## cpu
module cpu 
	(output wire [7:0] address,
	 output wire [7:0] to_memory,
	 output wire write,
	 input wire [7:0] from_memory, 
     input wire clk, reset);
        wire IR_Load;
    wire MAR_Load;
    wire PC_Load;
    wire PC_Inc;
    wire A_Load;
    wire B_Load;
    wire CCR_Load;
    wire[2:0] ALU_Sel;
    wire[1:0] Bus1_Sel, Bus2_Sel;
    wire[7:0] IR;
    wire[3:0] CCR_Result;
	control_unit ctrl_un0 (
        .IR_Load(IR_Load),
        .MAR_Load(MAR_Load),
        .PC_Load(PC_Load),
        .PC_Inc(PC_Inc),
        .A_Load(A_Load),
        .B_Load(B_Load),
        .CCR_Load(CCR_Load),
        .ALU_Sel(ALU_Sel),
        .Bus1_Sel(Bus1_Sel),
        .Bus2_Sel(Bus2_Sel),
        .write(write),
        .IR(IR),
        .CCR_Result(CCR_Result),
        .Clk(clk),
        .Reset(reset)
	);
	data_path dt_pht0 (
		.address(address),
        .to_memory(to_memory),
        .IR_out(IR),
        .CCR_Result(CCR_Result),
        .from_memory(from_memory),
        .ALU_Sel(ALU_Sel),
        .Bus1_Sel(Bus1_Sel),
        .Bus2_Sel(Bus2_Sel),
        .IR_Load(IR_Load),
        .MAR_Load(MAR_Load),
        .PC_Load(PC_Load),
        .PC_Inc(PC_Inc),
        .A_Load(A_Load),
        .B_Load(B_Load),
        .CCR_Load(CCR_Load),
        .Clk(clk),
        .Reset(reset)
	);
endmodule
Size: roughly 51 flip-flops, roughly 0.0059 mm^2 of cells after synthesis.
export LEC_CHECK = 0
export ABC_AREA = 1
export CAP_MARGIN = 20
export CELL_PAD_IN_SITES_DETAIL_PLACEMENT = 0
export CORE_ASPECT_RATIO = 0.93
export CORE_MARGIN = 2
export CORE_UTILIZATION = 72
export CTS_CLUSTER_DIAMETER = 199
export CTS_CLUSTER_SIZE = 15
export GPL_ROUTABILITY_DRIVEN = 0
export MIN_ROUTING_LAYER = met1
export PLACE_DENSITY_LB_ADDON = 0.05
export SETUP_SLACK_MARGIN = 0.29
export SLEW_MARGIN = 20
create_clock -name core_clock -period 3.09 [get_ports {clk}]
run.sh (not shown) runs the stock make flow with config.mk's settings and CLKGATE_MAP_FILE=.
Rerun with:
- ABC_AREA: 1 -> default
- CELL_PAD_IN_SITES_DETAIL_PLACEMENT: 0 -> default
- CORE_ASPECT_RATIO: 0.93 -> default
- CTS_CLUSTER_DIAMETER: 199 -> 93
- CTS_CLUSTER_SIZE: 15 -> default
- GPL_ROUTABILITY_DRIVEN: 0 -> default
- MIN_ROUTING_LAYER: met1 -> default
- PLACE_DENSITY_LB_ADDON: 0.05 -> default
- SETUP_SLACK_MARGIN: 0.29 -> default
- clock period: 3.09 -> 3.58 ns (I/O delays scaled with it)
After rerunning: The new run reached the layout checks and failed them: negative setup slack; first-iteration DRC count went down by about 18%; power climbs by about 4%; clock power is lower by 8.6%; global-route usage rises by 3.4 points; routed wire length rose by about 5%.
Rerun with:
- ABC_AREA: default -> 1
- CTS_CLUSTER_DIAMETER: 93 -> default
- PLACE_DENSITY_LB_ADDON: default -> 0.08
- clock period: 3.58 -> 3.1 ns (I/O delays scaled with it)
- The new run went through all stages and came out clean
- wire length came out lower by about 12%
- power falls by about 11%
- setup slack is better by 77 ps
- clock power is higher by about 20%
Rerun with:
- ABC_AREA: 1 -> default
- CORE_UTILIZATION: 72 -> 66
- PLACE_DENSITY_LB_ADDON: 0.08 -> default
- clock period: 3.1 -> 4.4 ns (I/O delays scaled with it)
What happened: The changed run ran to the end with no violations; total power goes down by 12%; routed wire length goes up by 8.6%; clock-buffer cell count goes down by 1; non-clock buffer count goes down by 10.


Starting RTL as in the previous note.
make LEC_CHECK=0 CAP_MARGIN=20 CELL_PAD_IN_SITES_DETAIL_PLACEMENT=2 CELL_PAD_IN_SITES_GLOBAL_PLACEMENT=0 CORE_ASPECT_RATIO=1.8 CORE_MARGIN=2 CORE_UTILIZATION=45 CTS_CLUSTER_DIAMETER=339 CTS_CLUSTER_SIZE=64 GPL_ROUTABILITY_DRIVEN=0 GPL_TIMING_DRIVEN=0 MIN_ROUTING_LAYER=met2 PLACE_DENSITY=0.76 SETUP_SLACK_MARGIN=2.42 SLEW_MARGIN=20 finish   # period 8.14 ns
The starting point died in global routing (5_1_grt), error GRT-0116.
Next try:
Settings changed: CELL_PAD_IN_SITES_DETAIL_PLACEMENT 2 to unset, CELL_PAD_IN_SITES_GLOBAL_PLACEMENT 0 to unset, CORE_ASPECT_RATIO 1.8 to unset, CORE_UTILIZATION 45 to 64, CTS_CLUSTER_DIAMETER 339 to unset, CTS_CLUSTER_SIZE 64 to unset, GPL_ROUTABILITY_DRIVEN 0 to unset, GPL_TIMING_DRIVEN 0 to unset, MIN_ROUTING_LAYER met2 to unset, PLACE_DENSITY 0.76 to unset, SETUP_SLACK_MARGIN 2.42 to unset.
Clock period 8.14 ns to 4.03 ns, I/O delays scaled along.
Effect:
- Now the flow passed the timing, DRC and antenna checks
- area after synthesis stays the same
- die size decreases by 29%
- synthesized cell count is unchanged


cpu again, from the RTL that the note above started with.
Settings: LEC_CHECK=0, ABC_AREA=1, CAP_MARGIN=0, CELL_PAD_IN_SITES_DETAIL_PLACEMENT=0, CORE_ASPECT_RATIO=0.93, CORE_MARGIN=2, CORE_UTILIZATION=72, CTS_CLUSTER_DIAMETER=199, CTS_CLUSTER_SIZE=15, GPL_ROUTABILITY_DRIVEN=0, HOLD_SLACK_MARGIN=0.29, MIN_ROUTING_LAYER=met1, PLACE_DENSITY_LB_ADDON=0.05, SETUP_SLACK_MARGIN=0.29, SLEW_MARGIN=20; clock period 3.09 ns.
Rerun with:
CAP_MARGIN = 20   (was 0)
CORE_ASPECT_RATIO = 0.83   (was 0.93)
CTS_CLUSTER_DIAMETER = 339   (was 199)
GPL_ROUTABILITY_DRIVEN = not set   (was 0)
HOLD_SLACK_MARGIN = not set   (was 0.29)
PLACE_DENSITY = 0.35   (was not set)
PLACE_DENSITY_LB_ADDON = not set   (was 0.05)
SETUP_SLACK_MARGIN = 0.76   (was 0.29)
- Now the flow died in global routing (5_1_grt), error GRT-0232
- synthesized cell count stays the same
- synthesized area is unchanged
- die size stays flat
Rerun with:
ABC_AREA = not set   (was 1)
CORE_ASPECT_RATIO = 1.14   (was 0.83)
CORE_UTILIZATION = 71   (was 72)
CTS_CLUSTER_SIZE = not set   (was 15)
SETUP_SLACK_MARGIN = -0.28   (was 0.76)
clock period = 3.77 ns   (was 3.09 ns; I/O delays follow)
=>
- The changed run ran to the end with violations: setup timing
- die size grows by 5.6%
- synthesized area is higher by 4.4%
- synthesized cell count drops by 13%
Rerun with:
CORE_UTILIZATION = 72   (was 71)
PLACE_DENSITY = 0.59   (was 0.35)
The changed run finished with setup timing left.
Sequential power hardly moves.
Final area drops by 1.3%.
Routed wire length climbs by 1.3%.
Sequential share of layout area climbs by 0.25 points.
Via count climbs by 1.3%.
Power drops by 2.0%.
Core utilization drops by 0.61 points.
Register-to-register slack hardly moves.
Rerun with:
ABC_AREA = 1   (was not set)
CTS_CLUSTER_SIZE = 15   (was not set)
PLACE_DENSITY = not set   (was 0.59)
PLACE_DENSITY_LB_ADDON = 0.08   (was not set)
SETUP_SLACK_MARGIN = not set   (was -0.28)
clock period = 3.09 ns   (was 3.77 ns; I/O delays follow)
This time the run went through all stages and came out clean.
Critical path depth goes up by 5.
Worst setup slack improves by 0.18 ns.
Routed wire length came out lower by 14%.
Hold slack gets worse by 0.36 ns.
Utilization rose by 3.8 points.
Global-route usage shrinks by 2.9 points.
Clock skew is higher by 0.011 ns.
Power shrinks by 4.3%.
Sequential cell count does not change.
Count of clock-buffer cells in the layout does not change.
Synthesized cell count came out higher by 16%.
Power is estimated from default activity; no workload was simulated.
